## UART_FIFO
module UART_FIFO(
    input clk,
    input reset,
    input [7:0] data_in,
    input data_valid,
    output [7:0] data_out
    );
    wire tx_clk, rx_clk;
    wire tx_fifo_full, tx_fifo_empty;
    wire rx_fifo_full, rx_fifo_empty;
    wire tx_busy,rx_busy; 
    wire rx_done;
    wire [7:0] tx_fifo_data_out;
    wire [7:0] rx_data;
    wire serial_data;
    reg tx_start;
    wire tx_fifo_wr_en;
    reg tx_fifo_rd_en;
    reg rx_fifo_wr_en;
    wire rx_fifo_rd_en;
    assign tx_fifo_wr_en = data_valid;
    assign rx_fifo_rd_en = ~rx_fifo_empty;
    always@(posedge clk or posedge reset)
    begin
        if(reset)
        begin
            tx_start <= 0;
            tx_fifo_rd_en <= 0;
        end
        else if(tx_clk)
        begin
            if((tx_fifo_empty==0)&&(tx_busy==0)&&(tx_start==0))
            begin
                tx_start <= 1'b1;
                tx_fifo_rd_en <= 1'b1;
            end
            else
            begin
                tx_start <= 1'b0;
                tx_fifo_rd_en <= 1'b0;
            end
        end
    end
    always@(posedge clk or posedge reset)
    begin
        if(reset)
        begin
            rx_fifo_wr_en <= 0;
        end
        else if(rx_clk)
        begin
            rx_fifo_wr_en <= ~rx_fifo_full & rx_done;
        end
    end
    Baud_Rate_Generator m0 (.clk(clk), .reset(reset),
                .tx_clk(tx_clk), .rx_clk(rx_clk));
    UART_TX m1 (.clk(clk), .tx_ce(tx_clk), .reset(reset),
                .tx_start(tx_start), .tx_data(tx_fifo_data_out),
                .tx_busy(tx_busy), .tx_serial(serial_data));
    FIFO m2 (.clk(clk), .wr_ce(1'b1), .rd_ce(tx_clk),  
                .wr_reset(reset), .rd_reset(reset),
                .wr_en(tx_fifo_wr_en), .rd_en(tx_fifo_rd_en),
                .data_in(data_in),
                .full(tx_fifo_full), .empty(tx_fifo_empty),
                .data_out(tx_fifo_data_out));
    UART_RX m3 (.clk(clk), .rx_ce(rx_clk), .reset(reset),
                .rx_serial(serial_data),
                .rx_busy(rx_busy), .rx_data(rx_data),
                .rx_done(rx_done));
    FIFO m4 (.clk(clk), .wr_ce(rx_clk), .rd_ce(1'b1),  
  ...
make LEC_CHECK=0 CAP_MARGIN=20 CORE_MARGIN=2 CORE_UTILIZATION=40 SLEW_MARGIN=20 finish   # period 20.0 ns
run.sh (not shown) runs the stock make flow with config.mk's settings and CLKGATE_MAP_FILE=.
The first run ran to the end with no violations.
Next try:
Settings changed: CORE_UTILIZATION 40 to 69, CTS_CLUSTER_SIZE set to 98.
Clock period 20.0 ns to 18.5 ns, I/O delays scaled along.
=> Non-clock buffer count rose by 4. Setup slack degrades by 640 ps. Global-route usage rose by 11 points. Total power rose by 5.1%. Design area fell by 2.1%. Critical path depth fell by 1. Sequential power rose by about 9%. Sequential cell count does not change. Clock-buffer cell count rose by 2. Die area fell by 41%. Routed wire length fell by 5.2%.
Next try:
Settings changed: ABC_AREA set to 1, CORE_UTILIZATION 69 to 72, CTS_CLUSTER_SIZE 98 to 72, SETUP_SLACK_MARGIN set to -0.11.
Clock period 18.5 ns to 3.43 ns, I/O delays scaled along.
Sequential share of layout area decreases by 2.6 points.
Hold slack gets worse by 33 ps.
Total power climbs to 5.3 times its value.
Area after synthesis rises by 6.3%.
Combinational power came out higher to 4.5 times its value.
Setup slack got worse by 12000 ps.
Count of clock-buffer cells in the layout shrinks by 1.
Next try:
Settings changed: ABC_AREA 1 to not set, CORE_UTILIZATION 72 to 71, CTS_CLUSTER_DIAMETER set to 91, CTS_CLUSTER_SIZE 72 to not set, PLACE_DENSITY_LB_ADDON set to 0.09, SETUP_SLACK_MARGIN -0.11 to 1.02.
The changed run produced a clean layout.
Cell count went down by 33%.
Core utilization went up by 1.5 points.
Fmax rose by 9.6%.
Clock-buffer cell count shrinks by 6.
Sequential share of layout area rose by 1.0 points.
Non-clock buffer count rose by 18.
Sequential cell count is unchanged.
Clock power goes down by 4.8%.
Critical path depth shrinks by 3.
Cell area falls by 2.1%.


job 9822:
UART_FIFO again, from the RTL that the note above started with.
## UART_FIFO
module UART_FIFO(
    input clk,
    input reset,
    input [7:0] data_in,
    input data_valid,
    output [7:0] data_out
    );
clock: 6.18 ns
lec_check: 0
cap_margin: 20
core_margin: 2
core_utilization: 16
slew_margin: 20
The following lists how job 5041 was set up differently from job 9822:
# job 9822
export LEC_CHECK = 0
export CAP_MARGIN = 20
export CORE_MARGIN = 2
export CORE_UTILIZATION = 16
export SLEW_MARGIN = 20
create_clock -name core_clock -period 6.18 [get_ports {clk}]
# job 5041
export LEC_CHECK = 0
export CAP_MARGIN = 20
export CORE_MARGIN = 2
export CORE_UTILIZATION = 71
export CTS_CLUSTER_SIZE = 34
export SETUP_SLACK_MARGIN = 2.26
export SLEW_MARGIN = 20
create_clock -name core_clock -period 19.8 [get_ports {clk}]
==> results <==
- Job 5041 completed; timing, DRC and antenna clean
- The run with more setup slack is job 5041; job 9822 has less.
- Run comparison: job 5041 type of the worst setup path in2reg; job 9822 type of the worst setup path reg2reg
- [compare] base=job 9822 new=job 5041: post-route fraction of the period consumed by the critical path went down by 18 points; total power -68%; number of remaining DRC errors essentially unchanged.
- Between job 9822 and job 5041, cell area reported after detailed placement is lower for job 5041, job 9822 comes in above that.
- Lower total routing usage reported by global routing was reported by job 9822, not job 5041.
- NOTE: wire length in job 5041 falls short of that of job 9822
- The cell with the largest stage delay on the worst path comes out clkdlybuf4s50_1 in one run and ha_1 in the other, namely in job 5041 and job 9822 respectively.
Setup changes, job 5041 to job 3416
# job 5041
export LEC_CHECK = 0
export CAP_MARGIN = 20
export CORE_MARGIN = 2
export CORE_UTILIZATION = 71
export CTS_CLUSTER_SIZE = 34
export SETUP_SLACK_MARGIN = 2.26
export SLEW_MARGIN = 20
create_clock -name core_clock -period 19.8 [get_ports {clk}]
# job 3416
export LEC_CHECK = 0
export CAP_MARGIN = 20
export CORE_MARGIN = 2
export CORE_UTILIZATION = 40
export SLEW_MARGIN = 20
create_clock -name core_clock -period 6.18 [get_ports {clk}]
Looking at the reports, job 5041 completed the entire flow and the layout it produced met the timing, design-rule and antenna checks. The final layout from job 3416, which completed every stage, passed the timing, design-rule and antenna checks at the end of the flow. On job 3416: final critical-path setup slack is 11.33 ns lower than what job 5041 gave. Critical path buffer and inverter count: job 3416 vs job 5041 up 1. Combinational fraction of design power (lower): job 3416. Higher measured slew at the worst slew-check pin goes to job 3416 over job 5041. Looking at final period utilization, job 3416 sits 24 points higher than job 5041 does.
For job 6428, these inputs were changed with respect to job 3416:
# job 3416
export LEC_CHECK = 0
export CAP_MARGIN = 20
export CORE_MARGIN = 2
export CORE_UTILIZATION = 40
export SLEW_MARGIN = 20
create_clock -name core_clock -period 6.18 [get_ports {clk}]
# job 6428
export LEC_CHECK = 0
export ABC_AREA = 1
export CAP_MARGIN = 20
export CORE_MARGIN = 2
export CORE_UTILIZATION = 72
export SLEW_MARGIN = 20
create_clock -name core_clock -period 3.5 [get_ports {clk}]
[summary]
Job 6428 ends up with higher footprint of the multi-input gates than job 3416 does. Number of vias per cell for job 6428: about 10% up relative to job 3416. Combinational group share of total power in job 6428 is 1.5 points below job 3416. Sort job 3416 and job 6428 by synthesized-area fraction occupied by and/or/nand/nor cells asc -> top: job 3416. Higher complex-gate fraction of the synthesized area among job 3416 and job 6428: job 3416. NOTE combinational cell power job 3416->job 6428 increased by more than a quarter. Worst path setup slack after routing is higher on job 3416. Looking at data arrival at the endpoint of the critical path, job 6428 sits 0.41 ns below job 3416. Global-route usage came out higher on job 6428 than on job 3416.
Power figures rest on the tool's default switching activity, not on a simulated workload.
